==> flow/design.v (excerpt) <==
module cpu(
	input clk,rst,
	output [9:0] instr_Addr,
	input [15:0] instr,
	output reg [8:0] data_Addr,
	output reg [15:0] write_data,
	input [15:0] read_data,
	output write_enable
    );
clock: 116.0 ns
lec_check: 0
cap_margin: 15
core_aspect_ratio: 1.2
core_margin: 2
core_utilization: 72
cts_cluster_diameter: 198
gpl_timing_driven: 1
min_routing_layer: met1
setup_slack_margin: -1.34
slew_margin: 20
run.sh (not shown) runs the stock make flow with config.mk's settings and CLKGATE_MAP_FILE=.
The baseline never finished: it broke off in global routing (5_1_grt) on GRT-0116.
Change:
ABC_AREA = 1   (was not set)
CAP_MARGIN = 40   (was 15)
CORE_ASPECT_RATIO = not set   (was 1.2)
CORE_UTILIZATION = 70   (was 72)
CTS_CLUSTER_DIAMETER = 340   (was 198)
CTS_CLUSTER_SIZE = 22   (was not set)
GPL_TIMING_DRIVEN = not set   (was 1)
MIN_ROUTING_LAYER = not set   (was met1)
SETUP_SLACK_MARGIN = not set   (was -1.34)
clock period = 110.0 ns   (was 116.0 ns; I/O delays follow)
The new run failed in global routing (5_1_grt).
Synthesized cell count rose by about a fifth.
Synthesized area increases by a few percent.
Die size increases by a few percent.
Change:
ABC_AREA = not set   (was 1)
CAP_MARGIN = 15   (was 40)
CORE_ASPECT_RATIO = 1.2   (was not set)
CORE_UTILIZATION = 72   (was 70)
CTS_CLUSTER_DIAMETER = 45   (was 340)
CTS_CLUSTER_SIZE = 33   (was 22)
GPL_TIMING_DRIVEN = 1   (was not set)
MIN_ROUTING_LAYER = met1   (was not set)
SETUP_SLACK_MARGIN = -1.34   (was not set)
TNS_END_PERCENT = 5   (was not set)
After rerunning:
- The new run did not get past global routing (5_1_grt) (GRT-0116)
- die size drops by 5.7%
- area after synthesis came out lower by 3.1%
- synthesized cell count went down by 15%
Change:
CAP_MARGIN = 20   (was 15)
CORE_ASPECT_RATIO = not set   (was 1.2)
CORE_UTILIZATION = 30   (was 72)
CTS_CLUSTER_DIAMETER = not set   (was 45)
CTS_CLUSTER_SIZE = not set   (was 33)
GPL_TIMING_DRIVEN = not set   (was 1)
MIN_ROUTING_LAYER = not set   (was met1)
SETUP_SLACK_MARGIN = not set   (was -1.34)
TNS_END_PERCENT = not set   (was 5)
clock period = 164.0 ns   (was 110.0 ns; I/O delays follow)
Outcome: This time the run went through all stages and came out clean. Die size increases by 140%. Synthesized area is unchanged. Synthesized cell count does not change.

---

Starting RTL as in the previous note.
Settings: LEC_CHECK=0, ABC_AREA=1, CAP_MARGIN=20, CORE_MARGIN=2, CORE_UTILIZATION=72, CTS_CLUSTER_DIAMETER=340, CTS_CLUSTER_SIZE=22, HOLD_SLACK_MARGIN=0.29, SLEW_MARGIN=20; clock period 111.0 ns.
The baseline did not get past global routing (5_1_grt) with GRT-0232.
Edit:
CORE_UTILIZATION = 57   (was 72)
CTS_CLUSTER_DIAMETER = 225   (was 340)
CTS_CLUSTER_SIZE = 98   (was 22)
HOLD_SLACK_MARGIN = unset   (was 0.29)
PLACE_DENSITY_LB_ADDON = 0.0   (was unset)
clock period = 114.0 ns   (was 111.0 ns; I/O delays follow)
The new run never finished: it broke off in global routing (5_1_grt) with GRT-0232. Area after synthesis stays the same. Die size increases by 26%. Synthesized cell count stays the same.
Edit:
CTS_CLUSTER_DIAMETER = unset   (was 225)
CTS_CLUSTER_SIZE = unset   (was 98)
clock period = 237.0 ns   (was 114.0 ns; I/O delays follow)
Effect:
- With this change the flow finished with timing, DRC and antenna clean
- area after synthesis stays the same
- die area stays the same
- synthesized cell count is unchanged
Edit:
ABC_AREA = unset   (was 1)
CORE_UTILIZATION = 58   (was 57)
PLACE_DENSITY_LB_ADDON = unset   (was 0.0)
TNS_END_PERCENT = 5   (was unset)
clock period = 157.0 ns   (was 237.0 ns; I/O delays follow)
What happened: With this change the flow reached the layout checks and failed them: negative setup slack. Final cell count falls by 7.5%. Cell area rises by 8.6%. Register-to-register slack loses 69 ns. Routed wire length rises by 6.8%. Count of clock-buffer cells in the layout falls by 5.
Edit:
TNS_END_PERCENT = unset   (was 5)
clock period = 135.0 ns   (was 157.0 ns; I/O delays follow)
After rerunning: The changed run ended with an error in global routing (5_1_grt) (ODB-0269). Synthesized cell count is unchanged. Area after synthesis is unchanged. Die size is unchanged.

---

job 5773:
cpu again, from the RTL that the note above started with.
==> flow/design.v (excerpt) <==
module cpu(
	input clk,rst,
	output [9:0] instr_Addr,
	input [15:0] instr,
	output reg [8:0] data_Addr,
	output reg [15:0] write_data,
	input [15:0] read_data,
	output write_enable
    );
Settings: LEC_CHECK=0, ABC_AREA=1, CAP_MARGIN=5, CORE_MARGIN=2, CORE_UTILIZATION=71, CTS_CLUSTER_DIAMETER=279, CTS_CLUSTER_SIZE=95, PLACE_DENSITY=0.37, SLEW_MARGIN=20; clock period 117.0 ns.
Job 5773 did not run to completion, as it errored out during global routing (5_1_grt).
The following lists how job 7510 was set up differently from job 5773:
# job 5773
export LEC_CHECK = 0
export ABC_AREA = 1
export CAP_MARGIN = 5
export CORE_MARGIN = 2
export CORE_UTILIZATION = 71
export CTS_CLUSTER_DIAMETER = 279
export CTS_CLUSTER_SIZE = 95
export PLACE_DENSITY = 0.37
export SLEW_MARGIN = 20
create_clock -name core_clock -period 117.0 [get_ports {clk}]
# job 7510
export LEC_CHECK = 0
export CAP_MARGIN = 20
export CORE_MARGIN = 2
export CORE_UTILIZATION = 40
export SLEW_MARGIN = 20
create_clock -name core_clock -period 165.0 [get_ports {clk}]
[summary]
Job 7510: flow completed, timing, DRC and antenna clean
Count of instances resized after the clock tree is built: job 7510 < job 5773
Side by side, area fraction in and, or, nand and nor cells turned out lower in job 7510 than in job 5773.
Taking job 5773 as the reference, in job 7510 aoi/oai-family share of the synthesized area up 7.2 points; die size up 81000 sq um; post-synthesis async set-or-reset flop share flat; synthesized area down about 3%.
Compare job 5773 and job 7510 | yosys stat chip area higher: job 5773
Changes observed in job 7510 relative to job 5773: synthesized cell count -1811; minimum setup slack after placement shows an increase of 7.87 ns.
The following lists how job 7773 was set up differently from job 7510:
# job 7510
export LEC_CHECK = 0
export CAP_MARGIN = 20
export CORE_MARGIN = 2
export CORE_UTILIZATION = 40
export SLEW_MARGIN = 20
create_clock -name core_clock -period 165.0 [get_ports {clk}]
# job 7773
export LEC_CHECK = 0
export CAP_MARGIN = 20
export CORE_MARGIN = 2
export CORE_UTILIZATION = 67
export HOLD_SLACK_MARGIN = 0.3
export MAX_ROUTING_LAYER = met4
export SLEW_MARGIN = 20
export TNS_END_PERCENT = 5
create_clock -name core_clock -period 154.0 [get_ports {clk}]
--- outcome ---
Job 7773 failed in global routing (5_1_grt) with GRT-0232. Re floorplan utilization: job 7773 and job 7510 aren't equal, and the higher value belongs to job 7773. Compared with job 7510, job 7773 shows a overall die height that is about 23% lower. Between job 7510 and job 7773, worst setup slack after placement decreased. Chip area estimate from yosys synthesis across job 7773 and job 7510: no real change. Summary — area of the placeable core, job 7773 relative to job 7510: lower, by 77000 sq um. Going from job 7510 to job 7773, placement row count shrank by more than 10%. Status: synthesized cell count parity (job 7773, job 7510). [job 7773] placed wire-length estimate fell 15% relative to job 7510. Area of the die ends up lower on job 7773.
> inputs changed (job 7773 -> job 339)
# job 7773
export LEC_CHECK = 0
export CAP_MARGIN = 20
export CORE_MARGIN = 2
export CORE_UTILIZATION = 67
export HOLD_SLACK_MARGIN = 0.3
export MAX_ROUTING_LAYER = met4
export SLEW_MARGIN = 20
export TNS_END_PERCENT = 5
create_clock -name core_clock -period 154.0 [get_ports {clk}]
# job 339
export LEC_CHECK = 0
export CAP_MARGIN = 20
export CORE_MARGIN = 2
export CORE_UTILIZATION = 58
export SLEW_MARGIN = 20
create_clock -name core_clock -period 157.0 [get_ports {clk}]
==> comparison <==
- Ran to the end and failed final checks on max-capacitance violations, max-slew violations, negative setup slack: job 339.
- Delta (job 339 minus job 7773): total die size higher, number of post-CTS setup repair buffers shrank by 51.
- Number of clock sinks seen by CTS came out exactly the same in job 7773 and job 339.
What job 6965 does differently from job 339 at the input level:
# job 339
export LEC_CHECK = 0
export CAP_MARGIN = 20
export CORE_MARGIN = 2
export CORE_UTILIZATION = 58
export SLEW_MARGIN = 20
create_clock -name core_clock -period 157.0 [get_ports {clk}]
# job 6965
export LEC_CHECK = 0
export ABC_AREA = 1
export CAP_MARGIN = 5
export CORE_ASPECT_RATIO = 1.17
export CORE_MARGIN = 2
export CORE_UTILIZATION = 65
export CTS_CLUSTER_DIAMETER = 304
export CTS_CLUSTER_SIZE = 95
export PLACE_DENSITY = 0.38
export SLEW_MARGIN = 20
export TNS_END_PERCENT = 10
create_clock -name core_clock -period 111.0 [get_ports {clk}]
==> comparison <==
- Note that the number of nets at floorplan recorded for job 339 amounts to 0.867 times the value seen in job 6965.
- Measured against each other, job 339 and job 6965 differ in routability-driven placement congestion ratio, the lower figure coming from job 339.
- In job 6965, die size is lower than in job 339.
- On row count: job 6965 sits above job 339.
- In the metrics for job 339 and job 6965, the one carrying the higher synthesized area is job 6965.
- Worst-case clock buffer depth came out exactly the same in job 339 and job 6965.
- Job 6965 | ERROR | global routing (5_1_grt)
- Fraction of synthesized cell area in xor and xnor cells of job 6965 is on par with job 339.
- When the final numbers for job 339 and job 6965 were put side by side, the starting density of the core turned out to be smaller in job 339.
- Across both runs, synthesized instance count was higher for job 6965 than for job 339.

---

## rev 12
cpu again, from the RTL that the note above started with.
clock: 165.0 ns
lec_check: 0
abc_area: 0
cap_margin: 20
cell_pad_in_sites_detail_placement: 1
core_margin: 2
core_utilization: 54
cts_cluster_diameter: 228
gpl_routability_driven: 1
gpl_timing_driven: 0
hold_slack_margin: 0.17
max_routing_layer: met4
min_routing_layer: met2
place_density_lb_addon: 0.12
slew_margin: 20
tns_end_percent: 75
Rev 12 did not run to completion, as it errored out during 5_1_grt.
[inputs] rev 13 vs rev 12
# rev 12
export LEC_CHECK = 0
export ABC_AREA = 0
export CAP_MARGIN = 20
export CELL_PAD_IN_SITES_DETAIL_PLACEMENT = 1
export CORE_MARGIN = 2
export CORE_UTILIZATION = 54
export CTS_CLUSTER_DIAMETER = 228
export GPL_ROUTABILITY_DRIVEN = 1
export GPL_TIMING_DRIVEN = 0
export HOLD_SLACK_MARGIN = 0.17
export MAX_ROUTING_LAYER = met4
export MIN_ROUTING_LAYER = met2
export PLACE_DENSITY_LB_ADDON = 0.12
export SLEW_MARGIN = 20
export TNS_END_PERCENT = 75
create_clock -name core_clock -period 165.0 [get_ports {clk}]
# rev 13
export LEC_CHECK = 0
export CAP_MARGIN = 20
export CELL_PAD_IN_SITES_GLOBAL_PLACEMENT = 1
export CORE_ASPECT_RATIO = 1.88
export CORE_MARGIN = 6
export CORE_UTILIZATION = 50
export GPL_TIMING_DRIVEN = 1
export MAX_ROUTING_LAYER = met4
export SETUP_SLACK_MARGIN = 5.0
export SLEW_MARGIN = 20
export TNS_END_PERCENT = 70
create_clock -name core_clock -period 212.0 [get_ports {clk}]
Findings:
Post-DP HPWL shrinks by more than a quarter when moving from rev 12 to rev 13. Looking at number of I/O port buffers, rev 13 sits 3 higher than rev 12 does. Floorplan die width in rev 13 is about 22% lower than in rev 12. Die height: lower on rev 12. Die area on rev 13 is up relative to rev 12. Reported for rev 12 and rev 13, gate count of the mapped netlist turned out identical to the last digit. Summary of rev 13 over rev 12: area after detailed placement now smaller, initial cell density of the core fell by 3.8 points, number of placement rows climbed 58. Both conditions hold for rev 13: the flow ran to the end and the final layout passed the timing, design-rule and antenna checks.

---

cpu again, from the RTL that the note above started with.
Settings: LEC_CHECK=0, ABC_AREA=1, CAP_MARGIN=5, CORE_ASPECT_RATIO=1.17, CORE_MARGIN=2, CORE_UTILIZATION=69, CTS_CLUSTER_DIAMETER=304, CTS_CLUSTER_SIZE=95, PLACE_DENSITY=0.38, SLEW_MARGIN=20, TNS_END_PERCENT=10; clock period 112.0 ns.
The first run never finished: it broke off in global routing, error GRT-0232.
Edit:
ABC_AREA = not set   (was 1)
CAP_MARGIN = 15   (was 5)
CORE_ASPECT_RATIO = 1.2   (was 1.17)
CORE_UTILIZATION = 58   (was 69)
CTS_CLUSTER_DIAMETER = 153   (was 304)
CTS_CLUSTER_SIZE = not set   (was 95)
GPL_TIMING_DRIVEN = 1   (was not set)
MIN_ROUTING_LAYER = met1   (was not set)
PLACE_DENSITY = not set   (was 0.38)
SETUP_SLACK_MARGIN = -1.34   (was not set)
TNS_END_PERCENT = not set   (was 10)
clock period = 100.0 ns   (was 112.0 ns; I/O delays follow)
=> The changed run finished but failed the layout checks on setup timing; synthesized cell count decreases by 15%; die area went up by 15%; synthesized area drops by 3.1%.
Edit:
CORE_UTILIZATION = 23   (was 58)
PLACE_DENSITY_LB_ADDON = 0.11   (was not set)
SETUP_SLACK_MARGIN = 2.08   (was -1.34)
clock period = 164.0 ns   (was 100.0 ns; I/O delays follow)
The new run passed the timing, design-rule and antenna checks. Register-to-register slack improved by 62000 ps. Hold slack got worse by 19 ps. Synthesized cell count stays the same. Non-clock buffer count shrinks by 1119. Setup slack improved by 37000 ps. Final cell count grows by roughly a tenth. Clock-buffer cell count grows by 15. Final area shrinks by a few percent. Via count shrinks by roughly a tenth.
Edit:
CAP_MARGIN = 40   (was 15)
CTS_CLUSTER_SIZE = 23   (was not set)
HOLD_SLACK_MARGIN = 0.16   (was not set)
PLACE_DENSITY = 0.57   (was not set)
PLACE_DENSITY_LB_ADDON = not set   (was 0.11)
SETUP_SLACK_MARGIN = not set   (was 2.08)
Outcome: Clock skew decreases by 3.4 ps; hold slack gets better by 22 ps; register-to-register slack degrades by 570 ps.
Edit:
CAP_MARGIN = 15   (was 40)
CORE_UTILIZATION = 72   (was 23)
CTS_CLUSTER_DIAMETER = 45   (was 153)
CTS_CLUSTER_SIZE = not set   (was 23)
HOLD_SLACK_MARGIN = not set   (was 0.16)
PLACE_DENSITY = not set   (was 0.57)
PLACE_DENSITY_LB_ADDON = 0.25   (was not set)
SETUP_SLACK_MARGIN = -1.34   (was not set)
TNS_END_PERCENT = 5   (was not set)
clock period = 110.0 ns   (was 164.0 ns; I/O delays follow)
After rerunning: The new run died in global routing, error GRT-0116. Synthesized area stays the same. Synthesized cell count stays the same. Die area decreases by 68%.
